willow:
## sd_card_top
module sd_card_top
#(
	parameter  SPI_LOW_SPEED_DIV = 248,          
	parameter  SPI_HIGH_SPEED_DIV = 0            
)
(
	input            clk,
	input            rst,
	output           SD_nCS,                     
	output           SD_DCLK,                    
	output           SD_MOSI,                    
	input            SD_MISO,                    
	output           sd_init_done,               
	input            sd_sec_read,                
	input[31:0]      sd_sec_read_addr,           
	output[7:0]      sd_sec_read_data,           
	output           sd_sec_read_data_valid,     
	output           sd_sec_read_end,            
	input            sd_sec_write,               
	input[31:0]      sd_sec_write_addr,          
	input[7:0]       sd_sec_write_data,          
	output           sd_sec_write_data_req,      
	output           sd_sec_write_end            
);
wire[15:0]           spi_clk_div;                
wire                 cmd_req;                    
wire                 cmd_req_ack;                
wire                 cmd_req_error;              
wire[47:0]           cmd;                        
wire[7:0]            cmd_r1;                     
wire[15:0]           cmd_data_len;               
wire                 block_read_req;             
wire                 block_read_valid;           
wire[7:0]            block_read_data;            
wire                 block_read_req_ack;         
wire                 block_write_req;            
wire[7:0]            block_write_data;           
wire                 block_write_data_rd;        
wire                 block_write_req_ack;        
wire                 nCS_ctrl;                   
wire                 spi_wr_req;                 
wire                 spi_wr_ack;                 
  ...
Size: about 1000 cells after synthesis, roughly 93 I/O pins.
make LEC_CHECK=0 ABC_AREA=0 CAP_MARGIN=40 CELL_PAD_IN_SITES_DETAIL_PLACEMENT=1 CELL_PAD_IN_SITES_GLOBAL_PLACEMENT=1 CORE_ASPECT_RATIO=1.35 CORE_MARGIN=2 CORE_UTILIZATION=44 CTS_CLUSTER_DIAMETER=274 CTS_CLUSTER_SIZE=16 GPL_ROUTABILITY_DRIVEN=0 GPL_TIMING_DRIVEN=0 HOLD_SLACK_MARGIN=0.17 MAX_ROUTING_LAYER=met4 MIN_ROUTING_LAYER=met1 PLACE_DENSITY_LB_ADDON=0.09 SETUP_SLACK_MARGIN=0.01 SLEW_MARGIN=0 TNS_END_PERCENT=45 finish   # period 4.31 ns
run.sh (not shown) runs the stock make flow with config.mk's settings and CLKGATE_MAP_FILE=.
willow did not stop at any stage, and its layout met the timing, DRC and antenna checks.
#### Input delta (cedar over willow)
- a deleted CELL_PAD_IN_SITES_DETAIL_PLACEMENT that had been 1
- a change of SLEW_MARGIN from 0 to 30
- a deleted GPL_ROUTABILITY_DRIVEN that had been 0
- a change of SETUP_SLACK_MARGIN from 0.01 to -0.19
- a deleted MAX_ROUTING_LAYER that had been met4
- a deleted GPL_TIMING_DRIVEN that had been 0
- a deleted MIN_ROUTING_LAYER that had been met1
- a deleted HOLD_SLACK_MARGIN that had been 0.17
- a change of CAP_MARGIN from 40 to 20
- a change of CTS_CLUSTER_SIZE from 16 to 14
- a deleted CTS_CLUSTER_DIAMETER that had been 274
- a change of TNS_END_PERCENT from 45 to 95
- a change of CORE_UTILIZATION from 44 to 61
- a deleted PLACE_DENSITY_LB_ADDON that had been 0.09
- a change of the clock period (ns, I/O delays scaled along) from 4.31 to 1.99
- cedar completed end to end; final checks failed (setup timing).
- | sequential cell power | higher: cedar |
- Delta (cedar minus willow): via count up 321; cell area rose about 9%; final critical-path setup slack saw a decrease; proportion of final cell area spent on non-clock buffers moved up.
- Changes observed in cedar relative to willow: maximum clock frequency went up about 37%, endpoint arrival time on the critical path has decreased.
## Diff of input files: maple against cedar
- SETUP_SLACK_MARGIN changed from -0.19 to 0.14
- CTS_CLUSTER_SIZE removed (was 14)
- SLEW_MARGIN changed from 30 to 20
- CELL_PAD_IN_SITES_GLOBAL_PLACEMENT removed (was 1)
- PLACE_DENSITY newly set to 0.39
- TNS_END_PERCENT removed (was 95)
- ABC_AREA changed from 0 to 1
- CORE_UTILIZATION changed from 61 to 69
- CORE_ASPECT_RATIO removed (was 1.35)
Results
maple: flow complete, layout not clean; failing: setup timing. Worst-margin pin slew, cedar and maple, lower one = maple. Compared with cedar, maple shows a minimum hold slack that is 0.055 ns lower. Compared with cedar, in maple largest net degree at the start of global routing -1, wire length reported by the detailed router grew by about 35%, layout buffering overhead excluding clock cells dropped 1.9 points. Looking only at synthesized area, and setting everything else aside, the higher value of cedar and maple goes to maple. Summary: total power, maple worse than cedar. In the flow results for cedar and maple, the final worst-path setup slack is smaller on cedar. Note that the die span in x recorded for cedar amounts to 0.910 times the value seen in maple.
diff inputs: maple => amber
- removing ABC_AREA (formerly 1)
- removing SETUP_SLACK_MARGIN (formerly 0.14)
- removing PLACE_DENSITY (formerly 0.39)
- changing CORE_UTILIZATION from 69 to 40
- changing the clock period (ns, I/O delays scaled along) from 1.99 to 3.79
--- outcome ---
amber has completed all stages; timing, DRC and antenna checks passed.
maple → amber: met1 layer usage reported by global route went down; design area went down; final setup slack of the worst path went up; count of filler cells inserted in the layout went up.
Compared with maple, amber shows a lower first-pass GRT wire length.
maple → amber: number of placed instances with taps included fell 5.4%, shortest clock period the worst path allows after layout rose 0.91 ns, final clock period utilization by the worst path fell 30 points.
Compared with maple, in amber power in sequential cells went down about 50%; storage element area flat.
Edits applied to the flow inputs when going from amber to lagoon:
- CORE_UTILIZATION now 72, was 40
- SETUP_SLACK_MARGIN now -0.04, previously not set
- PLACE_DENSITY now 0.39, previously not set
- ABC_AREA now 1, previously not set
- the clock period (ns, I/O delays scaled along) now 2.26, was 3.79
Notes after the runs:
- lagoon went all the way through synthesis, placement and routing and the layout is clean on timing, DRC and antenna.
- Comparing lagoon and amber, the higher routed length on met1 was measured on amber.
- amber vs lagoon, launch point of the critical path: sd_card_cmd_m0.byte_cnt[1] vs sd_card_cmd_m0.byte_cnt[12]
- Diff amber..lagoon | area used by sequential logic in the layout | unchanged
- Re combinational gate area: lagoon is 210 µm² down on amber.
- Met2 layer usage reported by global route: lagoon and amber compared, higher one is lagoon
- The clock transition at the register clock pins on the worst setup and hold paths after CTS was comparable across lagoon and amber.
- Total stage count of the critical path (lower): amber
Power and IR drop assume default switching activity.
